==> run a: inputs <==
==> flow/design.v <==
`timescale 1ns / 1ps
module frequency_divider
    # ( parameter
        freq = 1000
    )
    (
        input  wire clk100MHz,  
        input  wire rst,        
        output reg  clk_div,    
        output wire tick        
    );
    localparam LOOP_COUNTER_AT = 100_000_000 / freq / 2 ;
    reg [clog2(LOOP_COUNTER_AT)-1:0] count;
    always @( posedge(clk100MHz) )
    begin
        if(rst)
        begin : counter_reset
            count   <= 0;
            clk_div <= 1'b0;
        end
        else
        begin : counter_operate
            if (count == (LOOP_COUNTER_AT - 1))
            begin : counter_loop
                count   <= 0;
                clk_div <= ~clk_div;
            end
            else
            begin : counter_increment
                count   <= count + 1;
                clk_div <= clk_div;
            end
        end
    end
    assign tick = (count == (LOOP_COUNTER_AT - 1)) && !clk_div;
    function integer clog2(input integer number);
        begin
            clog2 = 0;
            while (number)
            begin
                clog2  = clog2 + 1;
                number = number >> 1;
            end
        end
    endfunction
endmodule
`timescale 1ns / 1ps
module clock_managment_unit(
    input wire clk,
    input wire rst,
    output wire clk_100MHz,
    output wire clk_40MHz,
    output wire clk_1KHz,
    output wire tick_40MHz,   
    output wire tick_1KHz     
    );
    frequency_divider 
    #(
        .freq(1000000)   
    )    
    my_1K_divider(
        .clk100MHz(clk),
        .rst(rst),
        .clk_div(clk_1KHz),
        .tick(tick_1KHz)
    );
    frequency_divider 
    #(
        .freq(40000000)
    )    
    my_40M_divider(
        .clk100MHz(clk),
        .rst(rst),
        .clk_div(clk_40MHz),
        .tick(tick_40MHz)
    );
     assign clk_100MHz =clk;
endmodule
`timescale 1ns / 1ps
module sensor_handler(
    input wire clk,
    input wire rst,
    input wire [3:0] sensors,
    output reg [10:0] position
    );
reg [10:0] position_nxt;
always @(posedge clk) begin
    if(rst)
        position <= 0;
    else 
        position <= position_nxt;
end
always @(*) begin
    case(sensors)
    4'b1001:    position_nxt = 500;
    4'b0111:    position_nxt = 1000;
    4'b0011:    position_nxt = 750;
    4'b1110:    position_nxt = 1;
    4'b1100:    position_nxt = 250;
    4'b1011:    position_nxt = 625;
    4'b1101:    position_nxt = 375;
    4'b0001:    position_nxt = 666;
    4'b1000:    position_nxt = 333;
    default:    position_nxt = 1023;    
endcase
end
endmodule
`timescale 1ns / 1ps
module pid(
    input wire clk,
    input wire en,   
    input wire rst,
    input wire [10:0] position,
    input wire kp_sw, ki_sw, kd_sw,  
    output reg [10:0] pid_output
    );
reg signed [10:0] error, error_nxt, error_sum, error_sum_nxt, error_dif, error_dif_nxt, error_prev;
reg signed [12:0] p, p_nxt, i, i_nxt, d, d_nxt;
reg signed [10:0] output_loaded_nxt, output_buf, output_buf_nxt;
localparam  
    K_P      = 1,
    K_P_DEN  = 2,
    K_I      = 5,
    K_I_DEN  = 100,
    K_D      = 1,
    K_D_DEN  = 200,
    TIME_DIV = 100;
always @(posedge clk) begin
    if(rst) begin
        error         <= 0;
        error_sum     <= 0;
        error_dif     <= 0;
        error_prev    <= 0;
        p             <= 0;
        i             <= 0;
        d             <= 0;
        output_buf    <= 0;
        pid_output    <= 0;
    end
    else if(en) begin 
        error         <= error_nxt;
        error_sum     <= error_sum_nxt;
        error_dif     <= error_dif_nxt;
        error_prev    <= error;
        p             <= p_nxt;
        i             <= i_nxt;
        d             <= d_nxt;
        output_buf    <= output_buf_nxt;
        pid_output    <= output_loaded_nxt;
    end
end
always @(*) begin
    error_nxt = 500 - position;
    error_sum_nxt = (error == 0) ? 0 : (error_sum + error);
    error_dif_nxt = error - error_prev;
    p_nxt = kp_sw ? (K_P * error)/K_P_DEN : 0;
    i_nxt = ki_sw ? (K_I * error_sum)/(TIME_DIV * K_I_DEN) : 0;
    d_nxt = kd_sw ? (K_D * error_dif * TIME_DIV)/K_D_DEN : 0;
    output_buf_nxt = p + i + d + 500;
    if(output_buf < 0) output_loaded_nxt = 0;
    else if(output_buf > 1000) output_loaded_nxt = 0;
    else output_loaded_nxt = output_buf;
end
endmodule
`timescale 1ns / 1ps
module servo_handler(
    input  wire clk,
    input  wire en,   
    input  wire rst,
    input  wire [10:0] pid_output,
    output reg  [7:0] servo_l,
    output reg  [7:0] servo_r
    );
reg [7:0] servo_l_nxt;
reg [7:0] servo_r_nxt;
reg [3:0] state,state_nxt;
reg [20:0] counter,counter_nxt;
reg [10:0] pid_buf;
localparam        
    idle              = 3'b000,
    turn_left         = 3'b001,
    turn_right        = 3'b010,
    stop              = 3'b111,
    servo_l_on        = 8'd157,
    servo_r_on        = 8'd137,
    servo_off         = 1'd0;
always @(posedge clk) begin
    if(rst) begin
        servo_l <=0;
        servo_r <=0;
        state   <=0;
        counter <=0;
        pid_buf <=0;
    end
    else if(en) begin
        servo_l <= servo_l_nxt;
        servo_r <= servo_r_nxt;
        state   <= state_nxt;
        counter <= counter_nxt;
        pid_buf <= pid_output;
    end
end
always @(*) begin
    servo_l_nxt = 0;
    servo_r_nxt = 0;
    counter_nxt = 0;
    case (state)
        idle: begin 
            counter_nxt=0;          
            if(pid_buf == 239) begin
                state_nxt =stop;
            end
            else if(pid_buf > 500) begin
                state_nxt=turn_left;
            end  
            else if(pid_buf < 500) begin
                state_nxt=turn_right;
            end
            else begin
                state_nxt=idle;
                servo_l_nxt = servo_l_on;
                servo_r_nxt = servo_r_on; 
            end    
        end      
        turn_right: begin
            counter_nxt=counter+1;
            servo_l_nxt = servo_l_on;
            servo_r_nxt =servo_off;
            if(counter >= pid_buf)
                state_nxt=idle;
            else
                state_nxt=turn_right;
        end
        turn_left: begin
            counter_nxt=counter+1;
            servo_l_nxt = servo_off;
            servo_r_nxt =servo_r_on;
            if(pid_buf < 500 || counter >= pid_buf - 500)
                state_nxt=idle;
            else
                state_nxt=turn_left;
        end
        stop: begin
            servo_l_nxt = servo_off;
            servo_r_nxt =servo_off;
            if(pid_buf == 239)
                state_nxt =stop;
            else 
                state_nxt=idle;
        end     
        default: state_nxt=idle;        
    endcase    
end
endmodule
`timescale 1ns / 1ps
module servo_to_PWM(
   input wire clk,
   input wire rst,
   input wire [7:0] servo_L,
   input wire [7:0] servo_R,
   output reg PWM_L,
   output reg PWM_R
   );
reg PWM_L_nxt;
reg PWM_R_nxt;
reg [19:0] counter,counter_nxt;
reg [20:0] servo_l_mul,servo_r_mul;
reg [7:0] servo_L_buf, servo_R_buf;
always@ (posedge clk) begin
   if(rst) begin
      counter <=0;
      PWM_L   <=0;
      PWM_R   <=0;
   end
   else begin
      counter <=counter_nxt;
      PWM_L   <=PWM_L_nxt;
      PWM_R   <=PWM_R_nxt;
   end
end 
always @* begin
   servo_l_mul =servo_L *1000;
   servo_r_mul =servo_R *1000;
   counter_nxt = counter+1;
   if(counter > 1000000) begin
      counter_nxt=0;
   end
   if(counter > servo_l_mul) begin
      PWM_L_nxt=0;
   end
   else begin
      PWM_L_nxt =1;
   end
   if(counter >servo_r_mul) begin
      PWM_R_nxt=0;
   end
   else begin
      PWM_R_nxt =1;
   end
end 
endmodule
`timescale 1ns / 1ps
module main(
    input wire clk,
    input wire rst,
    input wire [3:0] sensor,
    input wire [2:0] sw,
    output wire [1:0] servo
    );
wire [7:0] Servo_R;
wire [7:0] Servo_L;
wire clk_40MHz;
wire clk_1KHz;
wire clk_100MHz;
wire tick_40MHz;
wire tick_1KHz;
wire [10:0] pid_output, position;
servo_handler my_servo (
    .clk(clk_100MHz),
    .en(tick_1KHz),
    .rst(rst),
    .servo_l(Servo_L),
    .servo_r(Servo_R),
    .pid_output(pid_output)
);       
servo_to_PWM my_PWM(
    .clk(clk_100MHz),
    .rst(rst),
    .servo_L(Servo_L),
    .servo_R(Servo_R),
    .PWM_L(servo[0]),
    .PWM_R(servo[1])
);
clock_managment_unit my_clk(
.clk(clk),
.rst(rst),
.clk_100MHz(clk_100MHz),
.clk_40MHz(clk_40MHz),
.clk_1KHz(clk_1KHz),
.tick_40MHz(tick_40MHz),
.tick_1KHz(tick_1KHz)
);
pid my_pid(
    .kp_sw(sw[0]),
    .ki_sw(sw[1]),
    .kd_sw(sw[2]),
    .clk(clk_100MHz),
    .en(tick_40MHz),
    .rst(rst),
    .position(position),
    .pid_output(pid_output)
);
sensor_handler my_sensors(
    .clk(clk_100MHz),
    .rst(rst),
    .sensors(sensor),
    .position(position)
);
endmodule
==> flow/run.sh <==
#!/bin/bash
# the make line also repeats each setting of config.mk as NAME=value (left out here)
make -C /OpenROAD-flow-scripts/flow DESIGN_CONFIG=/design/flow/config.mk WORK_HOME=/design/flow/orfs CLKGATE_MAP_FILE= finish
==> flow/config.mk <==
export PLATFORM = sky130hd
export DESIGN_NAME = main
export DESIGN_NICKNAME = main
export VERILOG_FILES = /design/flow/design.v
export SDC_FILE = /design/flow/constraint.sdc
export NUM_CORES = 4
export LEC_CHECK = 0
export CAP_MARGIN = 35
export CORE_ASPECT_RATIO = 0.8
export CORE_MARGIN = 2
export CORE_UTILIZATION = 18
export CTS_CLUSTER_DIAMETER = 169
export GPL_TIMING_DRIVEN = 0
export HOLD_SLACK_MARGIN = -0.0
export MAX_ROUTING_LAYER = met4
export PLACE_DENSITY_LB_ADDON = 0.27
export SETUP_SLACK_MARGIN = 3.12
export SLEW_MARGIN = 20
export TNS_END_PERCENT = 55
==> flow/constraint.sdc <==
create_clock -name core_clock -period 10.7 [get_ports {clk}]
set_input_delay 2.1400 -clock core_clock [delete_from_list [all_inputs] [get_ports {clk}]]
set_output_delay 2.1400 -clock core_clock [all_outputs]
set_load 0.01 [all_outputs]
==> inputs of run b, as changes to run a <==
==> flow/config.mk (replaced) <==
export PLATFORM = sky130hd
export DESIGN_NAME = main
export DESIGN_NICKNAME = main
export VERILOG_FILES = /design/flow/design.v
export SDC_FILE = /design/flow/constraint.sdc
export NUM_CORES = 4
export LEC_CHECK = 0
export CAP_MARGIN = 35
export CORE_ASPECT_RATIO = 0.8
export CORE_MARGIN = 2
export CORE_UTILIZATION = 57
export CTS_CLUSTER_DIAMETER = 130
export CTS_CLUSTER_SIZE = 57
export HOLD_SLACK_MARGIN = -0.0
export MAX_ROUTING_LAYER = met5
export PLACE_DENSITY_LB_ADDON = 0.27
export SETUP_SLACK_MARGIN = -1.03
export SLEW_MARGIN = 20
export TNS_END_PERCENT = 55
==> comparison table <==
| quantity | run a | run b |
|---|---|---|
| Core ar. | 91170 um2 | 28420 um2 |
| # rows | 99 | 55 |
| Sequential share of cell area | 16.52% | 16.14% |
| Endpoint of the worst hold path | my_servo.pid_buf[5] | my_pid.error_prev[4] |
| Final core utilization | 23.51% | 76.87% |
| Source of the worst register-to-register timing path | my_pid.error_dif[2] | my_pid.error_dif[1] |
| Hold Slack | 0.4565 ns | 0.4605 ns |
| Setup ws final | -1.613 ns | -1.464 ns |
| Sequential cell area | 3541 um2 | 3526 um2 |
| Tally of OpenROAD warnings | 46 | 45 |
| Vertical die dimension | 275.3 um | 156.5 um |
| Post-CTS Setup Repair Bufs | 87 | 23 |
| Required arrival time at the worst endpoint | 11.05 ns | 11.03 ns |
| Non-CTS buffers | 225 | 456 |
| Resized Gates After CTS | 178 | 60 |
| Die W | 343.1 um | 194.6 um |
| Run status | complete, but fails checks | complete, but fails checks |
| Reasons for failing layout checks | setup timing | setup timing |
